==> trial 11: inputs <==
==> flow/design.v <==
module p_datapath
	(clk, counter, data_ina, data_inb, data_rdy,key_ina, key_inb, cipher_out);
input clk, data_ina, data_inb;
input [1:0] data_rdy;
input [7:0] counter;
input [63:0] key_ina, key_inb;	
output [127:0] cipher_out;
wire [63:0] Xout_a, Xout_b, Yout_a, Yout_b;
data_share2 share_a(.clk(clk), .data_rdy(data_rdy), .counter(counter[0]), .data_in(data_ina), 
						 .key_in(key_ina), .X_out(Xout_a), .Y_out(Yout_a), .Y_in(Yout_b));				 
data_share2 share_b(.clk(clk), .data_rdy(data_rdy), .counter(counter[0]), .data_in(data_inb), 
						 .key_in(key_inb), .X_out(Xout_b), .Y_out(Yout_b), .Y_in(Yout_a));
wire [127:0] res1, res2;
reg sel1, sel2;
always @(*) begin
	if (134 <= counter) begin
		sel1 <= 1;
		sel2 <= 1;
	end
	else begin		
		sel1 <= 0;
		sel2 <= 0;
	end
end
quick_mux_128 SHARE_A_OUT_MUX_128( .in1({Xout_a, Yout_a}), .in2(128'd0), .out(res1), .sel(sel1) );
quick_mux_128 SHARE_B_OUT_MUX_128( .in1({Xout_b, Yout_b}), .in2(128'd0), .out(res2), .sel(sel2) );
assign cipher_out = res1 ^ res2;
endmodule  
module data_share2(clk, data_rdy, counter, data_in,key_in, X_out, Y_out, Y_in);
input clk, counter, data_in;
input [63:0] key_in;
input [1:0] data_rdy;	
input [63:0] Y_in;
output [63:0] X_out, Y_out;
reg [63:0] X, Y;
wire [63:0] XL1_1, XL2_1, XL8_1;
assign XL1_1 = {X[62:0], X[63]}; 
assign XL2_1 = {X[61:0], X[63:62]}; 
assign XL8_1 = {X[55:0], X[63:56]}; 
wire [63:0] YL1_1, YL8_2;
assign YL1_1 = {Y[62:0], Y[63]}; 
assign YL8_2 = {Y_in[55:0], Y_in[63:56]}; 
wire [63:0] sout1, sout2;
sub1 s1(Y, XL2_1, XL8_1, XL1_1, sout1);
sub1 s2(X, key_in, YL1_1, YL8_2, sout2);
always@(posedge clk)
begin
   if(data_rdy ==1) begin
		{X, Y} <= {data_in, X, Y[63:1]};
	end
	else if(data_rdy ==3) begin			
		if (counter == 1'b0) begin							
			X <= sout1 ;
			Y <= X;
		end
		else begin
			X <= sout2;
		end
	end
end
assign X_out = X;
assign Y_out = Y;
endmodule
module sub1(i1, i2, i3, i4, o1);
input [63:0] i1, i2, i3, i4;
output [63:0] o1;
wire [63:0] andout;
and4 a1(i3[3:0], i4[3:0], andout[3:0]);
and4 a2(i3[7:4], i4[7:4], andout[7:4]);
and4 a3(i3[11:8], i4[11:8], andout[11:8]);
and4 a4(i3[15:12], i4[15:12], andout[15:12]);
and4 a5(i3[19:16], i4[19:16], andout[19:16]);
and4 a6(i3[23:20], i4[23:20], andout[23:20]);
and4 a7(i3[27:24], i4[27:24], andout[27:24]);
and4 a8(i3[31:28], i4[31:28], andout[31:28]);
and4 a9(i3[35:32], i4[35:32], andout[35:32]);
and4 a10(i3[39:36], i4[39:36], andout[39:36]);
and4 a11(i3[43:40], i4[43:40], andout[43:40]);
and4 a12(i3[47:44], i4[47:44], andout[47:44]);
and4 a13(i3[51:48], i4[51:48], andout[51:48]);
and4 a14(i3[55:52], i4[55:52], andout[55:52]);
and4 a15(i3[59:56], i4[59:56], andout[59:56]);
and4 a16(i3[63:60], i4[63:60], andout[63:60]);
assign o1 = i1 ^ i2 ^ andout;
endmodule
module and4(a1, a2, andout);
input [3:0] a1,a2;
output [3:0] andout;
assign andout = a1 & a2;
endmodule
module quick_mux_128(in1, in2, out, sel);
input [127:0] in1,in2;
input sel;
output [127:0] out;
assign out = sel?(in1):in2;
endmodule	
`timescale 1ns / 1ps
module p_keysch10(clk, counter, data_in, data_rdy, key_out);
input clk, data_in;
input [1:0] data_rdy;
input [7:0] counter;
output [63:0] key_out;
reg [63:0] KX, KY;
localparam [0:67] Z = 68'b10101111011100000011010010011000101000010001111110010110110011101011;
localparam [63:0] c = 64'hfffffffffffffffc;
always@(posedge clk)
begin
	if(data_rdy == 2) begin
		{KX, KY} <= {data_in, KX, KY[63:1]};
	end
	else if(data_rdy == 3) begin
		if(counter[0] == 1'b1) begin
			KX <= c ^ Z[counter[7:1]] ^ KY ^ {KX[2:0],KX[63:3]} ^ {KX[3:0],KX[63:4]};
			KY <= KX;
		end
	end
end
assign key_out = KY ;
endmodule
`timescale 1ns / 1ps
module p_keysch11(clk, counter, data_in, data_rdy, key_out);
input clk, data_in;
input [1:0] data_rdy;
input [7:0] counter;
output [63:0] key_out;
reg [63:0] KX, KY;
always@(posedge clk)
begin
	if(data_rdy ==2) begin
		{KX, KY} <= {data_in, KX, KY[63:1]};
	end
	else if(data_rdy ==3) begin
		if(counter[0] == 1'b1) begin
			KX <= KY ^ {KX[2:0],KX[63:3]} ^ {KX[3:0],KX[63:4]};
			KY <= KX;
		end
	end
end
assign key_out = KY ;
endmodule
`timescale 1ns / 1ps
module simon2share(clk, data_ina, data_inb, data_rdy, cipher_out, Done);
input clk;
input data_ina, data_inb;
input [1:0] data_rdy;
output [127:0] cipher_out;
output reg Done;
reg [7:0] counter;
wire [63:0] keya, keyb;
always@(posedge clk)
begin
	if(data_rdy==0) begin
		counter <= 0;
	end
	else if(data_rdy ==3) begin			
		counter <= counter + 1;
	end
end
always @(posedge clk) begin
	if(data_rdy == 3 && (counter == 135))
		Done <= 1;			
	else
		Done <= 0;
end
p_datapath mydatapath(.clk(clk), .counter(counter), 
							 .data_ina(data_ina), .data_inb(data_inb),
							 .data_rdy(data_rdy), 
							 .key_ina(keya), .key_inb(keyb), 
							 .cipher_out(cipher_out));
p_keysch10 mykeysch_a(.clk(clk), .counter(counter), 
							 .data_in(data_ina), .data_rdy(data_rdy), .key_out(keya));
p_keysch11 mykeysch_b(.clk(clk), .counter(counter), 
							 .data_in(data_inb), .data_rdy(data_rdy), .key_out(keyb));						 
endmodule
==> flow/run.sh <==
#!/bin/bash
# the make line also repeats each setting of config.mk as NAME=value (left out here)
make -C /OpenROAD-flow-scripts/flow DESIGN_CONFIG=/design/flow/config.mk WORK_HOME=/design/flow/orfs CLKGATE_MAP_FILE= finish
==> flow/config.mk <==
export PLATFORM = sky130hd
export DESIGN_NAME = simon2share
export DESIGN_NICKNAME = simon2share
export VERILOG_FILES = /design/flow/design.v
export SDC_FILE = /design/flow/constraint.sdc
export NUM_CORES = 4
export LEC_CHECK = 0
export ABC_AREA = 1
export CAP_MARGIN = 15
export CELL_PAD_IN_SITES_GLOBAL_PLACEMENT = 0
export CORE_MARGIN = 2
export CORE_UTILIZATION = 70
export CTS_CLUSTER_DIAMETER = 236
export CTS_CLUSTER_SIZE = 15
export HOLD_SLACK_MARGIN = 0.29
export MAX_ROUTING_LAYER = met4
export PLACE_DENSITY = 0.77
export SETUP_SLACK_MARGIN = -0.03
export SLEW_MARGIN = 20
==> flow/constraint.sdc <==
create_clock -name core_clock -period 1.46 [get_ports {clk}]
set_input_delay 0.2920 -clock core_clock [delete_from_list [all_inputs] [get_ports {clk}]]
set_output_delay 0.2920 -clock core_clock [all_outputs]
set_load 0.01 [all_outputs]
==> build 17 (differences from trial 11) <==
- ABC_AREA: 1 -> unset
- CAP_MARGIN: 15 -> 20
- CELL_PAD_IN_SITES_GLOBAL_PLACEMENT: 0 -> unset
- CORE_UTILIZATION: 70 -> 72
- CTS_CLUSTER_DIAMETER: 236 -> unset
- CTS_CLUSTER_SIZE: 15 -> 32
- HOLD_SLACK_MARGIN: 0.29 -> unset
- PLACE_DENSITY: 0.77 -> unset
- PLACE_DENSITY_LB_ADDON: unset -> 0.0
- SETUP_SLACK_MARGIN: -0.03 -> 0.51
==> flow/constraint.sdc (replaced) <==
create_clock -name core_clock -period 3.61 [get_ports {clk}]
set_input_delay 0.7220 -clock core_clock [delete_from_list [all_inputs] [get_ports {clk}]]
set_output_delay 0.7220 -clock core_clock [all_outputs]
set_load 0.01 [all_outputs]
==> build 20 (differences from trial 11) <==
- ABC_AREA: 1 -> unset
- CAP_MARGIN: 15 -> 20
- CELL_PAD_IN_SITES_GLOBAL_PLACEMENT: 0 -> unset
- CTS_CLUSTER_DIAMETER: 236 -> unset
- CTS_CLUSTER_SIZE: 15 -> 50
- HOLD_SLACK_MARGIN: 0.29 -> unset
- MAX_ROUTING_LAYER: met4 -> unset
- PLACE_DENSITY: 0.77 -> unset
- SETUP_SLACK_MARGIN: -0.03 -> unset
==> flow/constraint.sdc (replaced) <==
create_clock -name core_clock -period 2.58 [get_ports {clk}]
set_input_delay 0.5160 -clock core_clock [delete_from_list [all_inputs] [get_ports {clk}]]
set_output_delay 0.5160 -clock core_clock [all_outputs]
set_load 0.01 [all_outputs]
==> trial 61 (differences from trial 11) <==
- ABC_AREA: 1 -> unset
- CORE_UTILIZATION: 70 -> 28
- CTS_CLUSTER_DIAMETER: 236 -> 323
- CTS_CLUSTER_SIZE: 15 -> unset
- HOLD_SLACK_MARGIN: 0.29 -> unset
- SETUP_SLACK_MARGIN: -0.03 -> 0.33
==> flow/constraint.sdc (replaced) <==
create_clock -name core_clock -period 3.17 [get_ports {clk}]
set_input_delay 0.6340 -clock core_clock [delete_from_list [all_inputs] [get_ports {clk}]]
set_output_delay 0.6340 -clock core_clock [all_outputs]
set_load 0.01 [all_outputs]
==> changes_impl.md <==
### Physical design

- Clock latency at the later pin of the worst-skew pair: 0.65 ns
- Family with the most delay on the worst path: buffers and inverters
- Dominant cell area share: 47.02%
- Final core utilization: 33.34%
- Vias in the first global route: 23430
- ANT cells: 0
- Status: timing/DRC/antenna clean
- Die area: 0.1195 mm2
- Fillers: 11610
-- figures above: trial 61

==> changes_impl.md <==
### Physical design

- Family with the most delay on the worst path: simple AND/OR/NAND/NOR gates
- Final core utilization: 82.62%
- Final ANT Viol Nets: 0
- Final-report setup violation count: 127
- ANT cells: 0
- Vias in the first global route: 24350
- SO Viols: negative setup slack
- Status: finished with violations
- Die area: 0.04846 mm2
- R2R Path End: mykeysch_a.KX[0]
- Dominant cell area share: 47.02%
- Clock latency at the later pin of the worst-skew pair: 0.62 ns
- Fin worst setup slack: -0.2559 ns
-- figures above: build 20

==> changes_impl.md <==
### Physical design

- Status: timing/DRC/antenna clean
- Fillers: 2870
- Final core utilization: 80.65%
- Family with the most delay on the worst path: buffers and inverters
- Clock latency at the later pin of the worst-skew pair: 0.62 ns
- Max layer used: met4
- ANT cells: 1
- Tally of clock buffers in the finished layout: 72
- Dominant cell area share: 47.02%
- PortBufs: 133
- Die area: 0.04714 mm2
-- figures above: build 17

==> changes_impl.md <==
### Physical design

- Fin worst setup slack: -1.181 ns
- Status: finished with violations
- Fillers: 2724
- Die area: 0.04956 mm2
- Dominant cell area share: 45.96%
- ANT cells: 0
- Family with the most delay on the worst path: buffers and inverters
- SO Viols: negative setup slack
- Clock latency at the later pin of the worst-skew pair: 0.60 ns
- Vias in the first global route: 30530
- Final-report setup violation count: 611
- Post-CTS resize count: 271
-- figures above: trial 11

